==> flow/design.v <==
module lab1 #
(
	parameter WIDTHIN = 16,		 
	parameter WIDTHOUT = 32,	 
	parameter [WIDTHIN-1:0] A0 = 16'b01_00000000000000,  
	parameter [WIDTHIN-1:0] A1 = 16'b01_00000000000000,  
	parameter [WIDTHIN-1:0] A2 = 16'b00_10000000000000,  
	parameter [WIDTHIN-1:0] A3 = 16'b00_00101010101010,  
	parameter [WIDTHIN-1:0] A4 = 16'b00_00001010101010,  
	parameter [WIDTHIN-1:0] A5 = 16'b00_00000010001000   
)
(
	input clk,
	input reset,	
	input i_valid,
	input i_ready,
	output o_valid,
	output o_ready,
	input [WIDTHIN-1:0] i_x,
	output [WIDTHOUT-1:0] o_y
);
logic [WIDTHIN-1:0] x;	 
logic [WIDTHOUT-1:0] y_Q;	 
logic valid_Q1;		 
logic valid_Q2;		 
logic valid_Q3;
logic valid_Q4;
logic valid_Q5;
logic valid_Q6;
logic valid_Q7;
logic [WIDTHOUT-1:0] ans;	
logic enable;
logic [WIDTHOUT-1:0] m0_out;  
logic [31:0] m0_res; 
logic [WIDTHOUT-1:0] a0_out;  
logic [WIDTHOUT-1:0] m1_out;  
logic [47:0] m1_res;
logic [WIDTHOUT-1:0] a1_out;  
logic [WIDTHOUT-1:0] m2_out;  
logic [47:0] m2_res; 
logic [WIDTHOUT-1:0] a2_out;  
logic [WIDTHOUT-1:0] m3_out;  
logic [47:0] m3_res;
logic [WIDTHOUT-1:0] a3_out;  
logic [WIDTHOUT-1:0] m4_out;  
logic [47:0] m4_res;
logic [WIDTHOUT-1:0] a4_out;  
logic [WIDTHOUT-1:0] y_D;
logic [15:0] A5_reg;
logic [31:0] A4_reg;
logic [31:0] A3_reg;
logic [31:0] A2_reg;
logic [31:0] A1_reg;
logic [31:0] A0_reg;
logic [WIDTHIN-1:0] x1;
logic [WIDTHIN-1:0] x2;
logic [WIDTHIN-1:0] x3;
logic [WIDTHIN-1:0] x4;
logic [WIDTHOUT-1:0] F1;
logic [WIDTHOUT-1:0] F2;
logic [WIDTHOUT-1:0] F3;
logic [WIDTHOUT-1:0] F4;
always_comb begin
		m0_res = A5_reg * x;
		m0_out = {3'b000, m0_res [31:3]};
		a0_out = m0_out + A4_reg;
		m1_res = F4 * x4;
		m1_out = m1_res[45:14];
		a1_out = m1_out + A3_reg;
		m2_res = F3 * x3;
		m2_out = m2_res[45:14];
		a2_out = m2_out + A2_reg;
		m3_res = F2 * x2;
		m3_out = m3_res[45:14];
		a3_out = m3_out + A1_reg;
		m4_res = F1 * x1;
		m4_out = m4_res[45:14];
		a4_out = m4_out + A0_reg ;
		enable = i_ready;
end
always @(posedge clk) begin
if (enable) begin
		A5_reg <= A5;
		A4_reg <= {5'b00000, A4, 11'b00000000000};
   	F4 <= a0_out;
		x4 <= x;
		A3_reg <= {5'b00000, A3, 11'b00000000000};
		F3 <= a1_out;
		x3 <= x4;
		A2_reg <= {5'b00000, A2, 11'b00000000000};
		F2 <= a2_out;
		x2 <= x3;
		A1_reg <= {5'b00000, A1, 11'b00000000000};
   	F1 <= a3_out;
		x1 <= x2;
		A0_reg <= {5'b00000, A0, 11'b00000000000};
end		
end
always_ff @(posedge clk or posedge reset) begin
	if (reset) begin
		valid_Q1 <= 1'b0;
		valid_Q2 <= 1'b0;
		valid_Q3 <= 1'b0;
		valid_Q4 <= 1'b0;
		valid_Q5 <= 1'b0;
		valid_Q6 <= 1'b0;
		x <= 0;
		y_Q <= 0;
	end 
	else if (enable) begin
		valid_Q1 <= i_valid;
		valid_Q2 <= valid_Q1;
		valid_Q3 <= valid_Q2;
		valid_Q4 <= valid_Q3;
		valid_Q5 <= valid_Q4;
		valid_Q6 <= valid_Q5;
		x <= i_x;
		y_Q <= y_D;
	end
end
assign y_D = a4_out;
assign o_y = y_Q;
assign o_ready = i_ready;   		
assign o_valid = valid_Q6 & i_ready;	
endmodule
==> flow/run.sh <==
#!/bin/bash
# the make line also repeats each setting of config.mk as NAME=value (left out here)
make -C /OpenROAD-flow-scripts/flow DESIGN_CONFIG=/design/flow/config.mk WORK_HOME=/design/flow/orfs CLKGATE_MAP_FILE= finish
==> flow/config.mk <==
export PLATFORM = sky130hd
export DESIGN_NAME = lab1
export DESIGN_NICKNAME = lab1
export VERILOG_FILES = /design/flow/design.v
export SDC_FILE = /design/flow/constraint.sdc
export NUM_CORES = 4
export LEC_CHECK = 0
export CAP_MARGIN = 20
export CELL_PAD_IN_SITES_GLOBAL_PLACEMENT = 2
export CORE_MARGIN = 8
export CORE_UTILIZATION = 46
export GPL_ROUTABILITY_DRIVEN = 0
export HOLD_SLACK_MARGIN = 0.09
export MAX_ROUTING_LAYER = met5
export MIN_ROUTING_LAYER = met1
export PLACE_DENSITY_LB_ADDON = 0.28
export SETUP_SLACK_MARGIN = 0.01
export SLEW_MARGIN = 20
==> flow/constraint.sdc <==
create_clock -name core_clock -period 6.95 [get_ports {clk}]
set_input_delay 1.3900 -clock core_clock [delete_from_list [all_inputs] [get_ports {clk}]]
set_output_delay 1.3900 -clock core_clock [all_outputs]
set_load 0.01 [all_outputs]
==> flow_results.xml, run 1 <==
<?xml version="1.0" encoding="UTF-8"?>
<metrics>
  <group name="setup_path">
    <metric name="worst_ep_required_time" unit="ns">7.32</metric>
    <metric name="timing.critical_path.to_type" unit="">flop</metric>
    <metric name="crit_path_top_delay_cell" unit="">fa_2</metric>
    <metric name="crit_path_start_kind" unit="">flop</metric>
    <metric name="data_arrival_time_of_the_critical_path" unit="ns">7.49</metric>
    <metric name="crit_path_max_incr_delay" unit="ns">0.58</metric>
    <metric name="worstReg2RegStart" unit="">x3[3]</metric>
    <metric name="worstSetupStartpoint" unit="">x3[3]</metric>
    <metric name="cp.depth" unit="">26</metric>
    <metric name="timing.critical_path.fanout_max" unit="">5</metric>
    <metric name="r2r.worst_path.cells" unit="">26</metric>
    <metric name="critical_path.reg2reg.endpoint" unit="">F2[30]</metric>
    <metric name="cp_common_cell" unit="">fa_1</metric>
    <metric name="worst_setup_path_endpoint" unit="">F2[30]</metric>
    <metric name="critPathKind" unit="">reg2reg</metric>
    <metric name="critical_path_buf_inv_count" unit="">6</metric>
    <metric name="crit_family" unit="">adder cells</metric>
    <metric name="ff2ff_setup_slack" unit="ns">-0.18</metric>
  </group>
  <group name="sta">
    <metric name="layout_worst_path_cycle_share" unit="%">103</metric>
    <metric name="timing.final.ws_setup" unit="ns">-0.176</metric>
    <metric name="finalCriticalPeriod" unit="ns">7.13</metric>
    <metric name="max_clock_freq" unit="MHz">140</metric>
    <metric name="final-max-slew-violation-count" unit="">0</metric>
    <metric name="rsz0062_at_grt" unit="">true</metric>
    <metric name="final_clock_skew" unit="ns">0.0169</metric>
    <metric name="report.final.hold_viol_count" unit="">0</metric>
    <metric name="tightest_slew" unit="ns">0.979</metric>
    <metric name="tns" unit="ns">-1.35</metric>
    <metric name="worst_hold_slack" unit="ns">0.500</metric>
    <metric name="finalSetupViolations" unit="">17</metric>
    <metric name="slew_headroom" unit="%">34.7</metric>
  </group>
  <group name="synthesis">
    <metric name="edf_count" unit="">174</metric>
    <metric name="yosysChipArea" unit="um2">64200</metric>
    <metric name="yosys.area_share.aoi" unit="%">4.16</metric>
    <metric name="syn-cell-area" unit="um2">64200</metric>
    <metric name="syn_nets" unit="">8869</metric>
    <metric name="leading_cell_type_by_number_of_instances_after_synthesis" unit="">inv_1</metric>
    <metric name="synthDominantAreaCellType" unit="">fa_1</metric>
    <metric name="synth_simple_gate_area_share" unit="%">15.8</metric>
    <metric name="ys_ff" unit="">228</metric>
    <metric name="adder_share" unit="%">55.5</metric>
    <metric name="post_synth_inst_count" unit="">6887</metric>
    <metric name="netlist.area_leader.share" unit="%">45.9</metric>
    <metric name="xor_share" unit="%">2.25</metric>
    <metric name="post_synth_mux_area_share" unit="%">0.751</metric>
    <metric name="postSynth.asyncResetShare" unit="%">23.7</metric>
    <metric name="ys_top_logic_family" unit="">adder cells</metric>
    <metric name="dominant_register_cell" unit="">edfxtp_1</metric>
    <metric name="synth.top_cells.by_area" unit="">fa_1 46%, ha_1 9.6%, inv_1 9.5%</metric>
    <metric name="synth_seq_share" unit="%">10.2</metric>
    <metric name="synth_cell_type_count" unit="">81</metric>
    <metric name="yosysWarningCount" unit="">1</metric>
    <metric name="synthesis.area_per_instance" unit="um2">9.32</metric>
    <metric name="most_frequent_cells_after_synthesis" unit="">1,623 x inv_1, 1,472 x fa_1, 1,235 x nand2_1</metric>
    <metric name="yosys_cells" unit="">6887</metric>
  </group>
  <group name="die">
    <metric name="die-width" unit="um">390</metric>
    <metric name="core_area" unit="um2">139000</metric>
    <metric name="ios" unit="">54</metric>
    <metric name="chipHeight" unit="um">390</metric>
    <metric name="chip_area" unit="um2">152000</metric>
    <metric name="initCoreUtil" unit="%">46.2</metric>
    <metric name="placement_rows" unit="">137</metric>
  </group>
  <group name="min_path">
    <metric name="min-delay-path-class" unit="">reg2reg</metric>
    <metric name="hold_start" unit="">x[3]</metric>
    <metric name="holdPathStages" unit="">0</metric>
    <metric name="timing.hold.worst_endpoint" unit="">x4[3]</metric>
  </group>
  <group name="routing">
    <metric name="drt_first_pass_iters" unit="">5</metric>
    <metric name="post_drt_via_cell_ratio" unit="">4.98</metric>
    <metric name="antenna_cells" unit="">0</metric>
    <metric name="ant_nets" unit="">0</metric>
    <metric name="drt_iter0_markers" unit="">2409</metric>
    <metric name="wire_per_inst" unit="um">18.2</metric>
    <metric name="num_vias" unit="">47811</metric>
    <metric name="postRouteWirelength" unit="um">175000</metric>
    <metric name="drcViolationCount" unit="">0</metric>
  </group>
  <group name="run">
    <metric name="tool_warnings" unit="">38</metric>
    <metric name="drv.max_cap_violation_count" unit="">0</metric>
  </group>
  <group name="outcome">
    <metric name="outcome" unit="">failed layout checks</metric>
    <metric name="so_faults" unit="">negative setup slack</metric>
  </group>
  <group name="global_routing">
    <metric name="grt-busiest-layer" unit="">met2</metric>
    <metric name="grt_first_pass_wirelength" unit="um">286000</metric>
    <metric name="globalRouteMet2Util" unit="%">41.6</metric>
    <metric name="grt_pass1_vias" unit="">53109</metric>
    <metric name="grt_max_degree" unit="">62</metric>
    <metric name="antenna_found_initial" unit="">0</metric>
    <metric name="grt.met3_usage" unit="%">1.75</metric>
    <metric name="grtUsageMet1" unit="%">31.0</metric>
    <metric name="grtUsageTotal" unit="%">23.5</metric>
    <metric name="grt_overflow" unit="">0</metric>
  </group>
  <group name="clock_tree">
    <metric name="worst_setup_hold_path_clk_slew" unit="ns">0.07</metric>
    <metric name="number_of_buffers_inserted_during_clock_tree_synthesis" unit="">31</metric>
    <metric name="worstSkewPairLatency" unit="ns">0.62</metric>
    <metric name="htree_levels" unit="">1</metric>
    <metric name="clkSinkCount" unit="">228</metric>
    <metric name="clockRootBuffer" unit="">clkbuf_16</metric>
    <metric name="tritoncts" unit="">done</metric>
    <metric name="postCtsHoldBufs" unit="">0</metric>
    <metric name="cts_max_path_buffers" unit="">3</metric>
  </group>
  <group name="place">
    <metric name="detailed_place.area" unit="um2">72900</metric>
    <metric name="input_output_buffers" unit="">53</metric>
    <metric name="dp.final_hpwl" unit="um">144000</metric>
  </group>
  <group name="layout">
    <metric name="layout-area-overhead-vs-synth" unit="%">21.7</metric>
    <metric name="final_nets" unit="">9674</metric>
    <metric name="final_area" unit="um2">78100</metric>
    <metric name="fillCellCount" unit="">12595</metric>
    <metric name="finalCoreUtilization" unit="%">56.2</metric>
  </group>
</metrics>
==> layout make-up <==
| cell class | count | area, um2 | area share (%) |
|---|---|---|---|
| Multi-Input combinational cell | 4728 | 52200 | 66.9 |
| Timing Repair Buffer | 1080 | 9820 | 12.6 |
| Sequential cell | 228 | 6580 | 8.42 |
| Inverter | 1623 | 6090 | 7.80 |
| Tap cell | 1876 | 2350 | 3.01 |
| Clock buffer | 34 | 787 | 1.01 |
| Clock inverter | 24 | 267 | 0.341 |
==> through the flow <==
step | instances | setup WS [ns]
2_1_floorplan | 6887 | -0.000617
3_3_place_gp | 9328 | -0.685
3_5_place_dp | 9328 | -0.716
4_1_cts | 9516 | -0.228
5_1_grt | 9593 | -0.393
6_report | 9593 | -0.176
==> timing repair <==
| item | in CTS | in global routing |
|---|---|---|
| setup buffers | 129 | 83 |
| cloned | 3 | 2 |
| endpoints found under the hold margin | 0 | 0 |
| gates resized | 260 | 283 |
| pin swaps | 188 | 240 |
| setup endpoints to repair | 29 | 38 |
==> per-layer routing <==
layer | vias up | wire length [um]
met4 | 0 | 5620
met2 | 900 | 88800
met3 | 271 | 5960
met5 | - | 0
li1 | 21861 | -
met1 | 24779 | 74400
==> run 2, diff against run 1 <==
CAP_MARGIN = 10   (was 20)
CELL_PAD_IN_SITES_GLOBAL_PLACEMENT = unset   (was 2)
CORE_MARGIN = 2   (was 8)
CORE_UTILIZATION = 72   (was 46)
CTS_CLUSTER_SIZE = 37   (was unset)
GPL_ROUTABILITY_DRIVEN = unset   (was 0)
HOLD_SLACK_MARGIN = unset   (was 0.09)
MAX_ROUTING_LAYER = unset   (was met5)
MIN_ROUTING_LAYER = unset   (was met1)
PLACE_DENSITY_LB_ADDON = 0.0   (was 0.28)
SETUP_SLACK_MARGIN = 1.9   (was 0.01)
clock period = 6.45 ns   (was 6.95 ns; I/O delays follow)
==> run 2 against run 1 <==
Effect of this change:
- maximum frequency shrank 6.4%
- largest cell class unchanged
- first-iteration DRC count grew 100%
- worst setup slack lost 0.99 ns
- routed wire length grew 15%
- highest routed layer is now met5
- via count grew 11%
- still fails the layout checks on negative setup slack
- area after synthesis is the same
==> flow_results.xml, run 2 <==
<?xml version="1.0" encoding="UTF-8"?>
<metrics>
  <group name="synthesis">
    <metric name="edf_count" unit="">174</metric>
    <metric name="post_synth_mux_area_share" unit="%">0.751</metric>
    <metric name="synth_cell_type_count" unit="">81</metric>
    <metric name="synth_simple_gate_area_share" unit="%">15.8</metric>
    <metric name="ys_ff" unit="">228</metric>
    <metric name="syn-cell-area" unit="um2">64200</metric>
    <metric name="netlist.area_leader.share" unit="%">45.9</metric>
    <metric name="syn_nets" unit="">8869</metric>
    <metric name="dominant_register_cell" unit="">edfxtp_1</metric>
    <metric name="synthesis.area_per_instance" unit="um2">9.32</metric>
    <metric name="synth_seq_share" unit="%">10.2</metric>
    <metric name="yosysWarningCount" unit="">1</metric>
    <metric name="leading_cell_type_by_number_of_instances_after_synthesis" unit="">inv_1</metric>
    <metric name="ys_top_logic_family" unit="">adder cells</metric>
    <metric name="postSynth.asyncResetShare" unit="%">23.7</metric>
    <metric name="adder_share" unit="%">55.5</metric>
    <metric name="yosys.area_share.aoi" unit="%">4.16</metric>
    <metric name="post_synth_inst_count" unit="">6887</metric>
    <metric name="yosys_cells" unit="">6887</metric>
    <metric name="synth.top_cells.by_area" unit="">fa_1 46%, ha_1 9.6%, inv_1 9.5%</metric>
    <metric name="yosysChipArea" unit="um2">64200</metric>
    <metric name="xor_share" unit="%">2.25</metric>
    <metric name="synthDominantAreaCellType" unit="">fa_1</metric>
    <metric name="most_frequent_cells_after_synthesis" unit="">1,623 x inv_1, 1,472 x fa_1, 1,235 x nand2_1</metric>
  </group>
  <group name="setup_path">
    <metric name="crit_family" unit="">adder cells</metric>
    <metric name="crit_path_max_incr_delay" unit="ns">0.66</metric>
    <metric name="worstSetupStartpoint" unit="">x1[7]</metric>
    <metric name="ff2ff_setup_slack" unit="ns">-1.16</metric>
    <metric name="critPathKind" unit="">reg2reg</metric>
    <metric name="data_arrival_time_of_the_critical_path" unit="ns">8.11</metric>
    <metric name="timing.critical_path.to_type" unit="">flop</metric>
    <metric name="r2r.worst_path.cells" unit="">25</metric>
    <metric name="cp_common_cell" unit="">fa_1</metric>
    <metric name="worstReg2RegStart" unit="">x1[7]</metric>
    <metric name="crit_path_top_delay_cell" unit="">fa_1</metric>
    <metric name="cp.depth" unit="">25</metric>
    <metric name="critical_path.reg2reg.endpoint" unit="">y_Q[29]</metric>
    <metric name="timing.critical_path.fanout_max" unit="">7</metric>
    <metric name="worst_setup_path_endpoint" unit="">y_Q[29]</metric>
    <metric name="crit_path_start_kind" unit="">flop</metric>
    <metric name="worst_ep_required_time" unit="ns">6.94</metric>
    <metric name="critical_path_buf_inv_count" unit="">5</metric>
  </group>
  <group name="sta">
    <metric name="max_clock_freq" unit="MHz">131</metric>
    <metric name="layout_worst_path_cycle_share" unit="%">118</metric>
    <metric name="rsz0062_at_grt" unit="">true</metric>
    <metric name="finalSetupViolations" unit="">70</metric>
    <metric name="tns" unit="ns">-41.05</metric>
    <metric name="timing.final.ws_setup" unit="ns">-1.16</metric>
    <metric name="slew_headroom" unit="%">25.9</metric>
    <metric name="final_clock_skew" unit="ns">0.0353</metric>
    <metric name="report.final.hold_viol_count" unit="">0</metric>
    <metric name="finalCriticalPeriod" unit="ns">7.61</metric>
    <metric name="tightest_slew" unit="ns">1.11</metric>
    <metric name="final-max-slew-violation-count" unit="">0</metric>
  </group>
  <group name="place">
    <metric name="place_worst_setup_slack" unit="ns">-0.718</metric>
    <metric name="input_output_buffers" unit="">53</metric>
    <metric name="dp.final_hpwl" unit="um">139000</metric>
    <metric name="gp_congestion" unit="">0.932</metric>
    <metric name="placed_cells_incl_taps" unit="">8623</metric>
    <metric name="detailed_place.area" unit="um2">72900</metric>
  </group>
  <group name="die">
    <metric name="chip_area" unit="um2">91500</metric>
    <metric name="initCoreUtil" unit="%">72.6</metric>
    <metric name="core_area" unit="um2">88400</metric>
    <metric name="ios" unit="">54</metric>
    <metric name="chipHeight" unit="um">303</metric>
    <metric name="placement_rows" unit="">109</metric>
    <metric name="die-width" unit="um">303</metric>
  </group>
  <group name="min_path">
    <metric name="min-delay-path-class" unit="">reg2reg</metric>
    <metric name="hold_start" unit="">valid_Q2</metric>
    <metric name="timing.hold.worst_endpoint" unit="">valid_Q2</metric>
    <metric name="holdPathStages" unit="">1</metric>
  </group>
  <group name="routing">
    <metric name="drt_first_pass_iters" unit="">13</metric>
    <metric name="num_vias" unit="">53106</metric>
    <metric name="drt_iter0_markers" unit="">4932</metric>
    <metric name="postRouteWirelength" unit="um">200000</metric>
    <metric name="drcViolationCount" unit="">0</metric>
    <metric name="wire_per_inst" unit="um">22.6</metric>
    <metric name="post_drt_via_cell_ratio" unit="">5.98</metric>
    <metric name="ant_nets" unit="">0</metric>
  </group>
  <group name="global_routing">
    <metric name="antenna_found_initial" unit="">7</metric>
    <metric name="grt_max_degree" unit="">87</metric>
    <metric name="grt_pass1_vias" unit="">56202</metric>
    <metric name="grtUsageTotal" unit="%">40.7</metric>
    <metric name="grt_overflow" unit="">0</metric>
    <metric name="grt_first_pass_wirelength" unit="um">289000</metric>
  </group>
  <group name="layout">
    <metric name="layout.area.seq" unit="um2">6580</metric>
    <metric name="layout-area-overhead-vs-synth" unit="%">22.3</metric>
    <metric name="finalCoreUtilization" unit="%">88.8</metric>
    <metric name="fillCellCount" unit="">4034</metric>
    <metric name="finalNonFillerCells" unit="">8883</metric>
    <metric name="final_nets" unit="">9675</metric>
    <metric name="final_area" unit="um2">78500</metric>
    <metric name="area.combinational" unit="um2">53500</metric>
  </group>
  <group name="clock_tree">
    <metric name="postCtsHoldBufs" unit="">0</metric>
    <metric name="clkSinkCount" unit="">228</metric>
    <metric name="cts_max_path_buffers" unit="">3</metric>
    <metric name="worstSkewPairLatency" unit="ns">0.66</metric>
    <metric name="htree_levels" unit="">1</metric>
    <metric name="worst_setup_hold_path_clk_slew" unit="ns">0.07</metric>
    <metric name="number_of_buffers_inserted_during_clock_tree_synthesis" unit="">28</metric>
    <metric name="tritoncts" unit="">done</metric>
    <metric name="clockRootBuffer" unit="">clkbuf_16</metric>
  </group>
  <group name="outcome">
    <metric name="outcome" unit="">failed layout checks</metric>
    <metric name="so_faults" unit="">negative setup slack</metric>
  </group>
  <group name="run">
    <metric name="drv.max_cap_violation_count" unit="">0</metric>
    <metric name="tool_warnings" unit="">38</metric>
  </group>
</metrics>
[run 2: repair_timing]
action                                  in CTS  in global routing
gates cloned                                 6                  1
pin swaps                                  233                169
endpoints found under the setup margin     123                123
buffers inserted                           109                 89
gates resized                              353                304
[run 2: layout make-up]
| cell class | instances | share of cell area [%] |
|---|---|---|
| inverter | 1623 | 7.76 |
| clock buffer | 31 | 0.907 |
| antenna | 4 | 0.0128 |
| tap | 1165 | 1.86 |
| sequential | 228 | 8.38 |
| clock inverter | 20 | 0.362 |
| timing repair buffer | 1084 | 12.6 |
| multi-input combinational | 4728 | 68.2 |
[run 2: stage by stage]
step / hold WS [ns]
2_1_floorplan: 0.421
4_1_cts: 0.492
3_3_place_gp: 0.464
6_report: 0.509
3_5_place_dp: 0.478
5_1_grt: 0.527
[run 2: per-layer routing]
layer	vias up	track usage, %	wire (um)
li1	21870	-	-
met1	26581	50.1	67400
met2	3343	69.9	96100
met3	1302	6.75	20200
met4	10	20.5	16500
met5	-	0	196
==> run 3, diff against run 2 <==
CAP_MARGIN = 5   (was 10)
CTS_CLUSTER_SIZE = 15   (was 37)
PLACE_DENSITY_LB_ADDON = unset   (was 0.0)
SETUP_SLACK_MARGIN = 0.94   (was 1.9)
TNS_END_PERCENT = 95   (was unset)
clock period = 7.32 ns   (was 6.45 ns; I/O delays follow)
==> run 3 against run 2 <==
Effect of this change:
- now clean on timing, DRC and antenna
- non-clock buffer count down 280
- area after synthesis unchanged
- maximum frequency up 5.3%
- critical path type unchanged
- synthesized cell count unchanged
- critical path depth up 3
- critical endpoint is now F3[24]
- register-to-register slack better by 1.3 ns
==> flow_results.xml, run 3 <==
<?xml version="1.0" encoding="UTF-8"?>
<metrics>
  <group name="layout">
    <metric name="final_nets" unit="">9401</metric>
    <metric name="finalCoreUtilization" unit="%">85.4</metric>
    <metric name="area.combinational" unit="um2">52400</metric>
    <metric name="final_area" unit="um2">75500</metric>
    <metric name="layout-area-overhead-vs-synth" unit="%">17.6</metric>
    <metric name="finalNonFillerCells" unit="">8611</metric>
    <metric name="layout.area.seq" unit="um2">6580</metric>
    <metric name="fillCellCount" unit="">4801</metric>
  </group>
  <group name="routing">
    <metric name="drt_first_pass_iters" unit="">6</metric>
    <metric name="num_vias" unit="">51124</metric>
    <metric name="ant_nets" unit="">0</metric>
    <metric name="post_drt_via_cell_ratio" unit="">5.94</metric>
    <metric name="postRouteWirelength" unit="um">187000</metric>
    <metric name="drt_iter0_markers" unit="">4559</metric>
    <metric name="wire_per_inst" unit="um">21.7</metric>
    <metric name="drcViolationCount" unit="">0</metric>
  </group>
  <group name="setup_path">
    <metric name="worst_ep_required_time" unit="ns">7.66</metric>
    <metric name="critical_path_buf_inv_count" unit="">5</metric>
    <metric name="crit_path_start_kind" unit="">flop</metric>
    <metric name="critical_path.reg2reg.endpoint" unit="">F3[24]</metric>
    <metric name="crit_family" unit="">adder cells</metric>
    <metric name="timing.critical_path.fanout_max" unit="">5</metric>
    <metric name="timing.critical_path.to_type" unit="">flop</metric>
    <metric name="ff2ff_setup_slack" unit="ns">0.09</metric>
    <metric name="r2r.worst_path.cells" unit="">28</metric>
    <metric name="worstReg2RegStart" unit="">x4[9]</metric>
    <metric name="cp.depth" unit="">28</metric>
    <metric name="cp_common_cell" unit="">fa_1</metric>
    <metric name="critPathKind" unit="">reg2reg</metric>
    <metric name="data_arrival_time_of_the_critical_path" unit="ns">7.58</metric>
    <metric name="crit_path_max_incr_delay" unit="ns">0.53</metric>
    <metric name="worst_setup_path_endpoint" unit="">F3[24]</metric>
    <metric name="crit_path_top_delay_cell" unit="">fa_1</metric>
    <metric name="worstSetupStartpoint" unit="">x4[9]</metric>
  </group>
  <group name="synthesis">
    <metric name="synth.top_cells.by_area" unit="">fa_1 46%, ha_1 9.6%, inv_1 9.5%</metric>
    <metric name="synthDominantAreaCellType" unit="">fa_1</metric>
    <metric name="synth_seq_share" unit="%">10.2</metric>
    <metric name="dominant_register_cell" unit="">edfxtp_1</metric>
    <metric name="synth_simple_gate_area_share" unit="%">15.8</metric>
    <metric name="ys_ff" unit="">228</metric>
    <metric name="most_frequent_cells_after_synthesis" unit="">1,623 x inv_1, 1,472 x fa_1, 1,235 x nand2_1</metric>
    <metric name="yosysChipArea" unit="um2">64200</metric>
    <metric name="syn_nets" unit="">8869</metric>
    <metric name="ys_top_logic_family" unit="">adder cells</metric>
    <metric name="synthesis.area_per_instance" unit="um2">9.32</metric>
    <metric name="edf_count" unit="">174</metric>
    <metric name="yosys_cells" unit="">6887</metric>
    <metric name="adder_share" unit="%">55.5</metric>
    <metric name="postSynth.asyncResetShare" unit="%">23.7</metric>
    <metric name="netlist.area_leader.share" unit="%">45.9</metric>
    <metric name="yosys.area_share.aoi" unit="%">4.16</metric>
    <metric name="syn-cell-area" unit="um2">64200</metric>
    <metric name="xor_share" unit="%">2.25</metric>
    <metric name="leading_cell_type_by_number_of_instances_after_synthesis" unit="">inv_1</metric>
    <metric name="synth_cell_type_count" unit="">81</metric>
    <metric name="yosysWarningCount" unit="">1</metric>
    <metric name="post_synth_mux_area_share" unit="%">0.751</metric>
    <metric name="post_synth_inst_count" unit="">6887</metric>
  </group>
  <group name="global_routing">
    <metric name="grtUsageTotal" unit="%">40.0</metric>
    <metric name="antenna_found_initial" unit="">6</metric>
    <metric name="grt_overflow" unit="">0</metric>
    <metric name="grt_max_degree" unit="">156</metric>
    <metric name="grt_pass1_vias" unit="">54635</metric>
    <metric name="grt_first_pass_wirelength" unit="um">282000</metric>
  </group>
  <group name="place">
    <metric name="dp.final_hpwl" unit="um">127000</metric>
    <metric name="detailed_place.area" unit="um2">68100</metric>
    <metric name="placed_cells_incl_taps" unit="">8107</metric>
    <metric name="gp_congestion" unit="">0.937</metric>
    <metric name="input_output_buffers" unit="">53</metric>
  </group>
  <group name="min_path">
    <metric name="holdPathStages" unit="">0</metric>
    <metric name="hold_start" unit="">x[3]</metric>
    <metric name="timing.hold.worst_endpoint" unit="">x4[3]</metric>
    <metric name="min-delay-path-class" unit="">reg2reg</metric>
  </group>
  <group name="sta">
    <metric name="max_clock_freq" unit="MHz">138</metric>
    <metric name="tightest_slew" unit="ns">1.24</metric>
    <metric name="finalSetupViolations" unit="">0</metric>
    <metric name="report.final.hold_viol_count" unit="">0</metric>
    <metric name="rsz0062_at_grt" unit="">true</metric>
    <metric name="slew_headroom" unit="%">17.3</metric>
    <metric name="final_clock_skew" unit="ns">0.0399</metric>
    <metric name="final-max-slew-violation-count" unit="">0</metric>
    <metric name="finalCriticalPeriod" unit="ns">7.23</metric>
    <metric name="layout_worst_path_cycle_share" unit="%">98.8</metric>
  </group>
  <group name="die">
    <metric name="core_area" unit="um2">88400</metric>
    <metric name="initCoreUtil" unit="%">72.6</metric>
    <metric name="chipHeight" unit="um">303</metric>
    <metric name="placement_rows" unit="">109</metric>
    <metric name="die-width" unit="um">303</metric>
    <metric name="chip_area" unit="um2">91500</metric>
    <metric name="ios" unit="">54</metric>
  </group>
  <group name="run">
    <metric name="tool_warnings" unit="">43</metric>
    <metric name="drv.max_cap_violation_count" unit="">0</metric>
  </group>
  <group name="clock_tree">
    <metric name="tritoncts" unit="">done</metric>
    <metric name="worstSkewPairLatency" unit="ns">0.64</metric>
    <metric name="clkSinkCount" unit="">228</metric>
    <metric name="number_of_buffers_inserted_during_clock_tree_synthesis" unit="">34</metric>
    <metric name="cts_max_path_buffers" unit="">3</metric>
    <metric name="postCtsHoldBufs" unit="">0</metric>
    <metric name="htree_levels" unit="">2</metric>
    <metric name="worst_setup_hold_path_clk_slew" unit="ns">0.06</metric>
    <metric name="clockRootBuffer" unit="">clkbuf_16</metric>
  </group>
  <group name="outcome">
    <metric name="outcome" unit="">no timing/DRC/antenna violations</metric>
  </group>
</metrics>
[run 3: cell type report]
type,count,area share [%]
Sequential cell,228,8.71
Clock buffer,38,1.22
Multi-Input combinational cell,4728,69.5
Inverter,1623,8.07
Antenna cell,3,0.00994
Timing Repair Buffer,804,10.3
Tap cell,1165,1.93
Clock inverter,22,0.298
[run 3: repair_timing]
action                                 4_1_cts  5_1_grt
endpoints found under the hold margin        0        0
setup buffers                              320      105
pin swaps                                  199      226
gates resized                              263      240
setup endpoints to repair                   69       86
cloned                                      11        5
[run 3: per-layer routing]
layer  vias up  track usage [%]  wire length (um)
li1      21328                -                 -
met1     25769             50.0             65400
met2      3069             67.4             90900
met3       952             6.30             17500
met4         6             21.6             12900
met5         -                0                34
[run 3: metrics by stage]
| stage | setup WS, ns | hold WS [ns] | TNS (ns) |
|---|---|---|---|
| after floorplan | 0.601 | 0.421 | 0 |
| after global placement | 0.0212 | 0.461 | 0 |
| after detailed placement | -0.104 | 0.471 | -0.148 |
| after CTS | 0.216 | 0.482 | 0 |
| after global routing | -0.141 | 0.511 | -0.367 |
| final | 0.0868 | 0.489 | 0 |
==> run 4, diff against run 3 <==
CAP_MARGIN = 20   (was 5)
CORE_UTILIZATION = 65   (was 72)
CTS_CLUSTER_SIZE = unset   (was 15)
SETUP_SLACK_MARGIN = unset   (was 0.94)
TNS_END_PERCENT = unset   (was 95)
clock period = 6.34 ns   (was 7.32 ns; I/O delays follow)
==> run 4 against run 3 <==
Effect of this change:
- now fails the layout checks on negative setup slack
- maximum frequency is 1.5% higher
- clock skew is 0.022 ns higher
- global-route usage is 5.2 points lower
- final area is 4.0% higher
- sequential cell count stayed put
- first-iteration DRC count is 25% lower
- critical path depth is 4 lower
- worst setup slack worse by 0.87 ns
- area after synthesis stayed put
- largest cell class unchanged
==> flow_results.xml, run 4 <==
<?xml version="1.0" encoding="UTF-8"?>
<metrics>
  <group name="outcome">
    <metric name="outcome" unit="">failed layout checks</metric>
    <metric name="so_faults" unit="">negative setup slack</metric>
  </group>
  <group name="clock_tree">
    <metric name="worstSkewPairLatency" unit="ns">0.66</metric>
    <metric name="clkSinkCount" unit="">228</metric>
    <metric name="tritoncts" unit="">done</metric>
    <metric name="htree_levels" unit="">1</metric>
    <metric name="cts_max_path_buffers" unit="">3</metric>
    <metric name="clockRootBuffer" unit="">clkbuf_16</metric>
    <metric name="number_of_buffers_inserted_during_clock_tree_synthesis" unit="">30</metric>
    <metric name="postCtsHoldBufs" unit="">0</metric>
    <metric name="worst_setup_hold_path_clk_slew" unit="ns">0.06</metric>
  </group>
  <group name="layout">
    <metric name="final_area" unit="um2">78500</metric>
    <metric name="layout-area-overhead-vs-synth" unit="%">22.3</metric>
    <metric name="final_nets" unit="">9751</metric>
  </group>
  <group name="setup_path">
    <metric name="data_arrival_time_of_the_critical_path" unit="ns">7.46</metric>
    <metric name="worstReg2RegStart" unit="">x3[1]</metric>
    <metric name="worst_setup_path_endpoint" unit="">F2[31]</metric>
    <metric name="crit_chain" unit="">buf_6 &gt; clkbuf_16 &gt; nand2_4 &gt; fa_1 &gt; inv_1 &gt; fa_2 &gt; inv_1 &gt; fa_1 &gt; fa_1 &gt; fa_1 &gt; fa_1 &gt; inv_2 &gt; ha_4 &gt; nand2_2 &gt; o311a_4 &gt; a21o_1 &gt; o311a_1 &gt; o21a_1 &gt; nand2b_4 &gt; a221o_1 &gt; buf_6 &gt; and4b_2 &gt; nand3_2 &gt; xor3_1</metric>
    <metric name="critPathKind" unit="">reg2reg</metric>
    <metric name="crit_family" unit="">adder cells</metric>
    <metric name="r2r.worst_path.cells" unit="">24</metric>
    <metric name="cp_common_cell" unit="">fa_1</metric>
    <metric name="worstSetupStartpoint" unit="">x3[1]</metric>
    <metric name="critical_path.reg2reg.endpoint" unit="">F2[31]</metric>
    <metric name="timing.critical_path.to_type" unit="">flop</metric>
    <metric name="timing.critical_path.fanout_max" unit="">8</metric>
    <metric name="worst_ep_required_time" unit="ns">6.68</metric>
    <metric name="cp.depth" unit="">24</metric>
    <metric name="crit_path_start_kind" unit="">flop</metric>
    <metric name="crit_path_top_delay_cell" unit="">fa_2</metric>
    <metric name="ff2ff_setup_slack" unit="ns">-0.78</metric>
    <metric name="crit_path_max_incr_delay" unit="ns">0.56</metric>
    <metric name="critical_path_buf_inv_count" unit="">6</metric>
  </group>
  <group name="global_routing">
    <metric name="grt_pass1_vias" unit="">53933</metric>
    <metric name="antenna_found_initial" unit="">1</metric>
    <metric name="grt_overflow" unit="">0</metric>
    <metric name="grtUsageTotal" unit="%">34.8</metric>
    <metric name="grt_first_pass_wirelength" unit="um">279000</metric>
    <metric name="grt_max_degree" unit="">134</metric>
  </group>
  <group name="synthesis">
    <metric name="yosysWarningCount" unit="">1</metric>
    <metric name="synth.top_cells.by_area" unit="">fa_1 46%, ha_1 9.6%, inv_1 9.5%</metric>
    <metric name="syn_nets" unit="">8869</metric>
    <metric name="xor_share" unit="%">2.25</metric>
    <metric name="ys_ff" unit="">228</metric>
    <metric name="post_synth_mux_area_share" unit="%">0.751</metric>
    <metric name="most_frequent_cells_after_synthesis" unit="">1,623 x inv_1, 1,472 x fa_1, 1,235 x nand2_1</metric>
    <metric name="yosys.area_share.aoi" unit="%">4.16</metric>
    <metric name="leading_cell_type_by_number_of_instances_after_synthesis" unit="">inv_1</metric>
    <metric name="synth_seq_share" unit="%">10.2</metric>
    <metric name="syn-cell-area" unit="um2">64200</metric>
    <metric name="synthesis.area_per_instance" unit="um2">9.32</metric>
    <metric name="adder_share" unit="%">55.5</metric>
    <metric name="synth_cell_type_count" unit="">81</metric>
    <metric name="synthDominantAreaCellType" unit="">fa_1</metric>
    <metric name="post_synth_inst_count" unit="">6887</metric>
    <metric name="netlist.area_leader.share" unit="%">45.9</metric>
    <metric name="postSynth.asyncResetShare" unit="%">23.7</metric>
    <metric name="dominant_register_cell" unit="">edfxtp_1</metric>
    <metric name="yosys_cells" unit="">6887</metric>
    <metric name="ys_top_logic_family" unit="">adder cells</metric>
    <metric name="edf_count" unit="">174</metric>
    <metric name="yosysChipArea" unit="um2">64200</metric>
    <metric name="synth_simple_gate_area_share" unit="%">15.8</metric>
  </group>
  <group name="sta">
    <metric name="timing.final.ws_setup" unit="ns">-0.783</metric>
    <metric name="final_clock_skew" unit="ns">0.0624</metric>
    <metric name="finalCriticalPeriod" unit="ns">7.12</metric>
    <metric name="slew_headroom" unit="%">23.7</metric>
    <metric name="report.final.hold_viol_count" unit="">0</metric>
    <metric name="final-max-slew-violation-count" unit="">0</metric>
    <metric name="worst_hold_slack" unit="ns">0.497</metric>
    <metric name="rsz0062_at_grt" unit="">true</metric>
    <metric name="tightest_slew" unit="ns">1.14</metric>
    <metric name="finalSetupViolations" unit="">52</metric>
    <metric name="layout_worst_path_cycle_share" unit="%">112</metric>
    <metric name="max_clock_freq" unit="MHz">140</metric>
  </group>
  <group name="place">
    <metric name="input_output_buffers" unit="">53</metric>
    <metric name="gp_congestion" unit="">0.941</metric>
    <metric name="dp.final_hpwl" unit="um">137000</metric>
    <metric name="detailed_place.area" unit="um2">73200</metric>
  </group>
  <group name="routing">
    <metric name="drt_iter0_markers" unit="">3414</metric>
    <metric name="wire_per_inst" unit="um">19.1</metric>
    <metric name="antenna_cells" unit="">0</metric>
    <metric name="met3RoutedLength" unit="um">9590</metric>
    <metric name="postRouteWirelength" unit="um">173000</metric>
    <metric name="drcViolationCount" unit="">0</metric>
    <metric name="met2_wirelength" unit="um">86800</metric>
    <metric name="post_drt_via_cell_ratio" unit="">5.43</metric>
    <metric name="num_vias" unit="">49309</metric>
    <metric name="ant_nets" unit="">0</metric>
    <metric name="drt_first_pass_iters" unit="">6</metric>
    <metric name="top_layer_used" unit="">met5</metric>
    <metric name="wire_length_on_met1" unit="um">69400</metric>
  </group>
  <group name="run">
    <metric name="tool_warnings" unit="">42</metric>
    <metric name="drv.max_cap_violation_count" unit="">0</metric>
  </group>
  <group name="die">
    <metric name="chip_area" unit="um2">101000</metric>
    <metric name="core_area" unit="um2">98100</metric>
    <metric name="ios" unit="">54</metric>
    <metric name="placement_rows" unit="">115</metric>
    <metric name="initCoreUtil" unit="%">65.4</metric>
    <metric name="chipHeight" unit="um">318</metric>
    <metric name="die-width" unit="um">318</metric>
  </group>
  <group name="min_path">
    <metric name="holdPathStages" unit="">0</metric>
    <metric name="min-delay-path-class" unit="">reg2reg</metric>
    <metric name="timing.hold.worst_endpoint" unit="">x4[3]</metric>
    <metric name="hold_start" unit="">x[3]</metric>
  </group>
</metrics>
-- run 4: layout make-up --
type	instances	area, um2
Fill cell	6464	19700
Multi-Input combinational cell	4728	52800
Sequential cell	228	6580
Inverter	1623	6090
Timing Repair Buffer	1158	10300
Clock buffer	37	787
Clock inverter	16	220
Tap cell	1287	1610
-- run 4: timing repair --
action | CTS | global route
pin swaps | 248 | 243
gates cloned | 6 | 3
setup endpoints to repair | 62 | 80
buffers inserted | 141 | 67
gates resized | 323 | 281
-- run 4: through the flow --
step                cells  util [%]  TNS (ns)  worst slack, ns
finish               9077      80.0    -20.83           -0.783
global route         9077      80.0    -33.17           -0.987
CTS                  9019      78.3    -14.57           -0.661
detailed placement   8822      74.6    -23.19            -1.01
global placement     8822      74.6    -18.98           -0.910
floorplan            6887         -     -3.34           -0.379
-- run 4: metal layers --
layer / GRT usage, % / up-vias
met1: 45.6 / 25317
li1: - / 22021
met5: 0 / -
met3: 3.99 / 404
met2: 60.1 / 1565
met4: 12.9 / 2
==> run 5, diff against run 4 <==
CAP_MARGIN = 10   (was 20)
CORE_ASPECT_RATIO = 0.88   (was unset)
CORE_UTILIZATION = 72   (was 65)
CTS_CLUSTER_SIZE = 37   (was unset)
SETUP_SLACK_MARGIN = 1.48   (was unset)
clock period = 6.45 ns   (was 6.34 ns; I/O delays follow)
==> run 5 against run 4 <==
Effect of this change:
- the layout still fails its checks (negative setup slack)
- final area shrank 0.54%
- cell count decreased by 1.8%
- non-clock buffer count is 70 lower
- register-to-register slack improved by 0.06 ns
- critical path depth decreased by 1
- routed wire length grew 6.9%
- die size is 9.6% lower
- clock skew shrank 0.033 ns
- sequential share of layout area barely moved
- count of clock-buffer cells in the layout down 1
- worst hold slack better by 0.0044 ns
- critical path type unchanged
- largest cell class unchanged
- highest routed layer unchanged
==> flow_results.xml, run 5 <==
<?xml version="1.0" encoding="UTF-8"?>
<metrics>
  <group name="global_routing">
    <metric name="antenna_found_initial" unit="">2</metric>
    <metric name="grt_pass1_vias" unit="">56025</metric>
    <metric name="grtUsageTotal" unit="%">40.3</metric>
    <metric name="grt_first_pass_wirelength" unit="um">288000</metric>
    <metric name="grt_overflow" unit="">0</metric>
    <metric name="grt_max_degree" unit="">78</metric>
  </group>
  <group name="setup_path">
    <metric name="crit_path_start_kind" unit="">flop</metric>
    <metric name="critical_path_buf_inv_count" unit="">3</metric>
    <metric name="r2r.worst_path.cells" unit="">23</metric>
    <metric name="worstReg2RegStart" unit="">F1[19]</metric>
    <metric name="worst_setup_path_endpoint" unit="">y_Q[31]</metric>
    <metric name="worstSetupStartpoint" unit="">F1[19]</metric>
    <metric name="critical_path.reg2reg.endpoint" unit="">y_Q[31]</metric>
    <metric name="critPathKind" unit="">reg2reg</metric>
    <metric name="cp_common_cell" unit="">fa_1</metric>
    <metric name="timing.critical_path.fanout_max" unit="">7</metric>
    <metric name="crit_path_max_incr_delay" unit="ns">0.58</metric>
    <metric name="crit_path_top_delay_cell" unit="">edfxtp_1</metric>
    <metric name="data_arrival_time_of_the_critical_path" unit="ns">7.64</metric>
    <metric name="ff2ff_setup_slack" unit="ns">-0.73</metric>
    <metric name="crit_chain" unit="">buf_6 &gt; and2_1 &gt; fa_1 &gt; inv_1 &gt; fa_1 &gt; fa_1 &gt; fa_1 &gt; fa_1 &gt; fa_1 &gt; inv_2 &gt; ha_4 &gt; a21o_1 &gt; a21o_1 &gt; a21o_1 &gt; a221o_1 &gt; a221oi_4 &gt; o21a_1 &gt; o21bai_1 &gt; xor2_1 &gt; ha_2 &gt; nand4_1 &gt; xnor2_1 &gt; a21oi_1</metric>
    <metric name="crit_family" unit="">adder cells</metric>
    <metric name="timing.critical_path.to_type" unit="">flop</metric>
    <metric name="worst_ep_required_time" unit="ns">6.91</metric>
    <metric name="cp.depth" unit="">23</metric>
  </group>
  <group name="synthesis">
    <metric name="edf_count" unit="">174</metric>
    <metric name="post_synth_mux_area_share" unit="%">0.751</metric>
    <metric name="synth.top_cells.by_area" unit="">fa_1 46%, ha_1 9.6%, inv_1 9.5%</metric>
    <metric name="adder_share" unit="%">55.5</metric>
    <metric name="netlist.area_leader.share" unit="%">45.9</metric>
    <metric name="most_frequent_cells_after_synthesis" unit="">1,623 x inv_1, 1,472 x fa_1, 1,235 x nand2_1</metric>
    <metric name="yosys_cells" unit="">6887</metric>
    <metric name="ys_ff" unit="">228</metric>
    <metric name="dominant_register_cell" unit="">edfxtp_1</metric>
    <metric name="synth_simple_gate_area_share" unit="%">15.8</metric>
    <metric name="leading_cell_type_by_number_of_instances_after_synthesis" unit="">inv_1</metric>
    <metric name="yosys.area_share.aoi" unit="%">4.16</metric>
    <metric name="synthDominantAreaCellType" unit="">fa_1</metric>
    <metric name="xor_share" unit="%">2.25</metric>
    <metric name="yosysWarningCount" unit="">1</metric>
    <metric name="synth_cell_type_count" unit="">81</metric>
    <metric name="syn_nets" unit="">8869</metric>
    <metric name="synthesis.area_per_instance" unit="um2">9.32</metric>
    <metric name="syn-cell-area" unit="um2">64200</metric>
    <metric name="ys_top_logic_family" unit="">adder cells</metric>
    <metric name="post_synth_inst_count" unit="">6887</metric>
    <metric name="synth_seq_share" unit="%">10.2</metric>
    <metric name="postSynth.asyncResetShare" unit="%">23.7</metric>
    <metric name="yosysChipArea" unit="um2">64200</metric>
  </group>
  <group name="routing">
    <metric name="drcViolationCount" unit="">0</metric>
    <metric name="ant_nets" unit="">0</metric>
    <metric name="postRouteWirelength" unit="um">185000</metric>
    <metric name="num_vias" unit="">51744</metric>
    <metric name="wire_per_inst" unit="um">20.8</metric>
    <metric name="post_drt_via_cell_ratio" unit="">5.80</metric>
    <metric name="antenna_cells" unit="">0</metric>
    <metric name="drt_first_pass_iters" unit="">8</metric>
    <metric name="drt_iter0_markers" unit="">4773</metric>
  </group>
  <group name="run">
    <metric name="drv.max_cap_violation_count" unit="">0</metric>
    <metric name="tool_warnings" unit="">40</metric>
  </group>
  <group name="sta">
    <metric name="tightest_slew" unit="ns">1.04</metric>
    <metric name="layout_worst_path_cycle_share" unit="%">111</metric>
    <metric name="final-max-slew-violation-count" unit="">0</metric>
    <metric name="timing.final.ws_setup" unit="ns">-0.727</metric>
    <metric name="final_clock_skew" unit="ns">0.0289</metric>
    <metric name="worst_hold_slack" unit="ns">0.502</metric>
    <metric name="report.final.hold_viol_count" unit="">0</metric>
    <metric name="finalSetupViolations" unit="">52</metric>
    <metric name="rsz0062_at_grt" unit="">true</metric>
    <metric name="slew_headroom" unit="%">30.8</metric>
    <metric name="finalCriticalPeriod" unit="ns">7.18</metric>
    <metric name="tns" unit="ns">-20.26</metric>
    <metric name="max_clock_freq" unit="MHz">139</metric>
  </group>
  <group name="layout">
    <metric name="final_nets" unit="">9680</metric>
    <metric name="layout-area-overhead-vs-synth" unit="%">21.6</metric>
    <metric name="fillCellCount" unit="">4142</metric>
    <metric name="final_area" unit="um2">78100</metric>
  </group>
  <group name="outcome">
    <metric name="so_faults" unit="">negative setup slack</metric>
    <metric name="outcome" unit="">failed layout checks</metric>
  </group>
  <group name="min_path">
    <metric name="min-delay-path-class" unit="">reg2reg</metric>
    <metric name="holdPathStages" unit="">2</metric>
    <metric name="timing.hold.worst_endpoint" unit="">y_Q[22]</metric>
    <metric name="hold_start" unit="">y_Q[22]</metric>
  </group>
  <group name="clock_tree">
    <metric name="postCtsHoldBufs" unit="">0</metric>
    <metric name="number_of_buffers_inserted_during_clock_tree_synthesis" unit="">29</metric>
    <metric name="worst_setup_hold_path_clk_slew" unit="ns">0.06</metric>
    <metric name="worstSkewPairLatency" unit="ns">0.64</metric>
    <metric name="cts_max_path_buffers" unit="">3</metric>
    <metric name="htree_levels" unit="">1</metric>
    <metric name="tritoncts" unit="">done</metric>
    <metric name="clkSinkCount" unit="">228</metric>
    <metric name="clockRootBuffer" unit="">clkbuf_16</metric>
  </group>
  <group name="die">
    <metric name="core_area" unit="um2">88200</metric>
    <metric name="chipHeight" unit="um">284</metric>
    <metric name="placement_rows" unit="">102</metric>
    <metric name="die-width" unit="um">322</metric>
    <metric name="chip_area" unit="um2">91500</metric>
    <metric name="initCoreUtil" unit="%">72.8</metric>
    <metric name="ios" unit="">54</metric>
  </group>
  <group name="place">
    <metric name="gp_congestion" unit="">0.917</metric>
    <metric name="dp.final_hpwl" unit="um">136000</metric>
    <metric name="detailed_place.area" unit="um2">73000</metric>
    <metric name="input_output_buffers" unit="">53</metric>
  </group>
</metrics>
==> run 5: layout make-up <==
type / instances / area, um2 / area share [%]
Clock buffer: 36 / 752 / 0.963
Tap cell: 1196 / 1500 / 1.92
Multi-Input combinational cell: 4728 / 53000 / 67.9
Sequential cell: 228 / 6580 / 8.43
Clock inverter: 18 / 166 / 0.213
Timing Repair Buffer: 1088 / 9980 / 12.8
Inverter: 1623 / 6090 / 7.81
==> run 5: what timing repair did <==
item	in CTS	in global routing
gates resized	326	182
gates cloned	10	6
pin swaps	184	150
setup endpoints to repair	123	123
hold endpoints to repair	0	0
setup buffers	120	68
==> run 5: metrics by stage <==
stage	util [%]	setup slack, ns	cells
final	88.5	-0.727	8917
after global routing	88.5	-0.947	8917
after CTS	86.9	-0.474	8843
after detailed placement	82.7	-0.639	8659
after global placement	82.7	-0.509	8659
after floorplan	-	-0.263	6887
==> run 5: layer usage <==
layer / track usage (%) / routed length, um / up-vias
met3: 7.34 / 17600 / 840
li1: - / - / 21915
met4: 18.9 / 11600 / 2
met5: 0 / 11 / -
met1: 52.1 / 67100 / 26011
met2: 66.5 / 88900 / 2976
==> run 6, diff against run 5 <==
CAP_MARGIN = 20   (was 10)
CORE_ASPECT_RATIO = unset   (was 0.88)
CTS_CLUSTER_SIZE = 47   (was 37)
HOLD_SLACK_MARGIN = -0.05   (was unset)
MAX_ROUTING_LAYER = met4   (was unset)
PLACE_DENSITY_LB_ADDON = 0.01   (was unset)
SETUP_SLACK_MARGIN = 1.9   (was 1.48)
clock period = 6.55 ns   (was 6.45 ns; I/O delays follow)
==> run 6 against run 5 <==
Effect of this change:
- the layout still fails its checks (negative setup slack)
- critical endpoint is now F3[26]
- highest routed layer is now met4
- maximum frequency shrank 7.0%
- first-iteration DRC count increased by 23%
- clock skew rose by 0.0011 ns
==> flow_results.xml, run 6 <==
<?xml version="1.0" encoding="UTF-8"?>
<metrics>
  <group name="outcome">
    <metric name="outcome" unit="">failed layout checks</metric>
    <metric name="so_faults" unit="">negative setup slack</metric>
  </group>
  <group name="synthesis">
    <metric name="most_frequent_cells_after_synthesis" unit="">1,623 x inv_1, 1,472 x fa_1, 1,235 x nand2_1</metric>
    <metric name="synth_simple_gate_area_share" unit="%">15.8</metric>
    <metric name="synth.top_cells.by_area" unit="">fa_1 46%, ha_1 9.6%, inv_1 9.5%</metric>
    <metric name="ys_top_logic_family" unit="">adder cells</metric>
    <metric name="synth_seq_share" unit="%">10.2</metric>
    <metric name="post_synth_inst_count" unit="">6887</metric>
    <metric name="netlist.area_leader.share" unit="%">45.9</metric>
    <metric name="yosysWarningCount" unit="">1</metric>
    <metric name="edf_count" unit="">174</metric>
    <metric name="synthDominantAreaCellType" unit="">fa_1</metric>
    <metric name="yosys_cells" unit="">6887</metric>
    <metric name="xor_share" unit="%">2.25</metric>
    <metric name="adder_share" unit="%">55.5</metric>
    <metric name="yosys.area_share.aoi" unit="%">4.16</metric>
    <metric name="post_synth_mux_area_share" unit="%">0.751</metric>
    <metric name="syn_nets" unit="">8869</metric>
    <metric name="syn-cell-area" unit="um2">64200</metric>
    <metric name="synth_cell_type_count" unit="">81</metric>
    <metric name="leading_cell_type_by_number_of_instances_after_synthesis" unit="">inv_1</metric>
    <metric name="yosysChipArea" unit="um2">64200</metric>
    <metric name="postSynth.asyncResetShare" unit="%">23.7</metric>
    <metric name="dominant_register_cell" unit="">edfxtp_1</metric>
    <metric name="ys_ff" unit="">228</metric>
    <metric name="synthesis.area_per_instance" unit="um2">9.32</metric>
  </group>
  <group name="die">
    <metric name="chip_area" unit="um2">91500</metric>
    <metric name="ios" unit="">54</metric>
    <metric name="placement_rows" unit="">109</metric>
    <metric name="chipHeight" unit="um">303</metric>
    <metric name="core_area" unit="um2">88400</metric>
    <metric name="initCoreUtil" unit="%">72.6</metric>
    <metric name="die-width" unit="um">303</metric>
  </group>
  <group name="setup_path">
    <metric name="worstReg2RegStart" unit="">F4[11]</metric>
    <metric name="crit_path_start_kind" unit="">flop</metric>
    <metric name="critical_path_buf_inv_count" unit="">6</metric>
    <metric name="critical_path.reg2reg.endpoint" unit="">F3[26]</metric>
    <metric name="timing.critical_path.fanout_max" unit="">5</metric>
    <metric name="worst_ep_required_time" unit="ns">6.93</metric>
    <metric name="worst_setup_path_endpoint" unit="">F3[26]</metric>
    <metric name="data_arrival_time_of_the_critical_path" unit="ns">8.09</metric>
    <metric name="crit_family" unit="">adder cells</metric>
    <metric name="timing.critical_path.to_type" unit="">flop</metric>
    <metric name="cp_common_cell" unit="">fa_1</metric>
    <metric name="r2r.worst_path.cells" unit="">28</metric>
    <metric name="critPathKind" unit="">reg2reg</metric>
    <metric name="crit_path_top_delay_cell" unit="">fa_1</metric>
    <metric name="cp.depth" unit="">28</metric>
    <metric name="ff2ff_setup_slack" unit="ns">-1.16</metric>
    <metric name="crit_path_max_incr_delay" unit="ns">0.76</metric>
    <metric name="worstSetupStartpoint" unit="">F4[11]</metric>
  </group>
  <group name="clock_tree">
    <metric name="htree_levels" unit="">1</metric>
    <metric name="cts_max_path_buffers" unit="">3</metric>
    <metric name="worst_setup_hold_path_clk_slew" unit="ns">0.07</metric>
    <metric name="number_of_buffers_inserted_during_clock_tree_synthesis" unit="">29</metric>
    <metric name="clockRootBuffer" unit="">clkbuf_16</metric>
    <metric name="worstSkewPairLatency" unit="ns">0.66</metric>
    <metric name="clkSinkCount" unit="">228</metric>
    <metric name="tritoncts" unit="">done</metric>
  </group>
  <group name="global_routing">
    <metric name="antenna_found_initial" unit="">13</metric>
    <metric name="grt-busiest-layer" unit="">met2</metric>
    <metric name="grt_pass1_vias" unit="">56792</metric>
    <metric name="grtUsageMet1" unit="%">50.3</metric>
    <metric name="grtUsageTotal" unit="%">42.2</metric>
    <metric name="globalRouteMet2Util" unit="%">69.3</metric>
    <metric name="grt_overflow" unit="">0</metric>
    <metric name="grt_max_degree" unit="">86</metric>
    <metric name="grt.met3_usage" unit="%">7.08</metric>
    <metric name="grt_first_pass_wirelength" unit="um">291000</metric>
  </group>
  <group name="routing">
    <metric name="num_vias" unit="">54126</metric>
    <metric name="wire_per_inst" unit="um">23.4</metric>
    <metric name="ant_nets" unit="">0</metric>
    <metric name="post_drt_via_cell_ratio" unit="">6.08</metric>
    <metric name="drt_first_pass_iters" unit="">10</metric>
    <metric name="drt_iter0_markers" unit="">5854</metric>
    <metric name="postRouteWirelength" unit="um">208000</metric>
    <metric name="drcViolationCount" unit="">0</metric>
  </group>
  <group name="place">
    <metric name="placed_cells_incl_taps" unit="">8618</metric>
    <metric name="dp.final_hpwl" unit="um">136000</metric>
    <metric name="gp_congestion" unit="">0.977</metric>
    <metric name="detailed_place.area" unit="um2">73000</metric>
    <metric name="place_worst_setup_slack" unit="ns">-0.517</metric>
    <metric name="input_output_buffers" unit="">53</metric>
  </group>
  <group name="sta">
    <metric name="finalCriticalPeriod" unit="ns">7.71</metric>
    <metric name="rsz0062_at_grt" unit="">true</metric>
    <metric name="tns" unit="ns">-29.88</metric>
    <metric name="finalSetupViolations" unit="">61</metric>
    <metric name="slew_headroom" unit="%">24.7</metric>
    <metric name="max_clock_freq" unit="MHz">130</metric>
    <metric name="report.final.hold_viol_count" unit="">0</metric>
    <metric name="tightest_slew" unit="ns">1.13</metric>
    <metric name="final_clock_skew" unit="ns">0.0300</metric>
    <metric name="timing.final.ws_setup" unit="ns">-1.16</metric>
    <metric name="layout_worst_path_cycle_share" unit="%">118</metric>
    <metric name="final-max-slew-violation-count" unit="">0</metric>
  </group>
  <group name="min_path">
    <metric name="min-delay-path-class" unit="">reg2reg</metric>
    <metric name="holdPathStages" unit="">1</metric>
    <metric name="hold_start" unit="">y_Q[1]</metric>
    <metric name="timing.hold.worst_endpoint" unit="">y_Q[1]</metric>
  </group>
  <group name="layout">
    <metric name="fillCellCount" unit="">3953</metric>
    <metric name="finalNonFillerCells" unit="">8907</metric>
    <metric name="final_area" unit="um2">78600</metric>
    <metric name="layout-area-overhead-vs-synth" unit="%">22.5</metric>
    <metric name="final_nets" unit="">9687</metric>
  </group>
  <group name="run">
    <metric name="drv.max_cap_violation_count" unit="">0</metric>
    <metric name="tool_warnings" unit="">38</metric>
  </group>
</metrics>
==> run 6: routing by layer <==
metal	wire length, um	part of all wire [%]	up-vias
met2	98300	47	3847
met3	23100	11	1638
met4	19000	9.1	0
li1	-	-	21918
met1	68000	33	26723
met5	0	0	-
==> run 6: repair_timing <==
action	4_1_cts	5_1_grt
pin swaps	218	230
buffers inserted	147	66
cloned	7	1
resized	314	296
hold buffers	0	0
endpoints found under the setup margin	123	123
==> run 6: area by class of cell <==
type	instances	area (um2)	area share [%]
antenna	15	37.5	0.0477
clock buffer	36	840	1.07
clock inverter	17	194	0.247
inverter	1623	6090	7.75
multi-input combinational	4728	53300	67.8
sequential	228	6580	8.36
tap	1165	1460	1.85
timing repair buffer	1095	10100	12.9
==> run 6: metrics by stage <==
step	util (%)	hold slack [ns]
2_1_floorplan	-	0.421
6_report	89.0	0.511
5_1_grt	89.0	0.524
3_3_place_gp	82.6	0.465
4_1_cts	86.8	0.494
3_5_place_dp	82.6	0.480
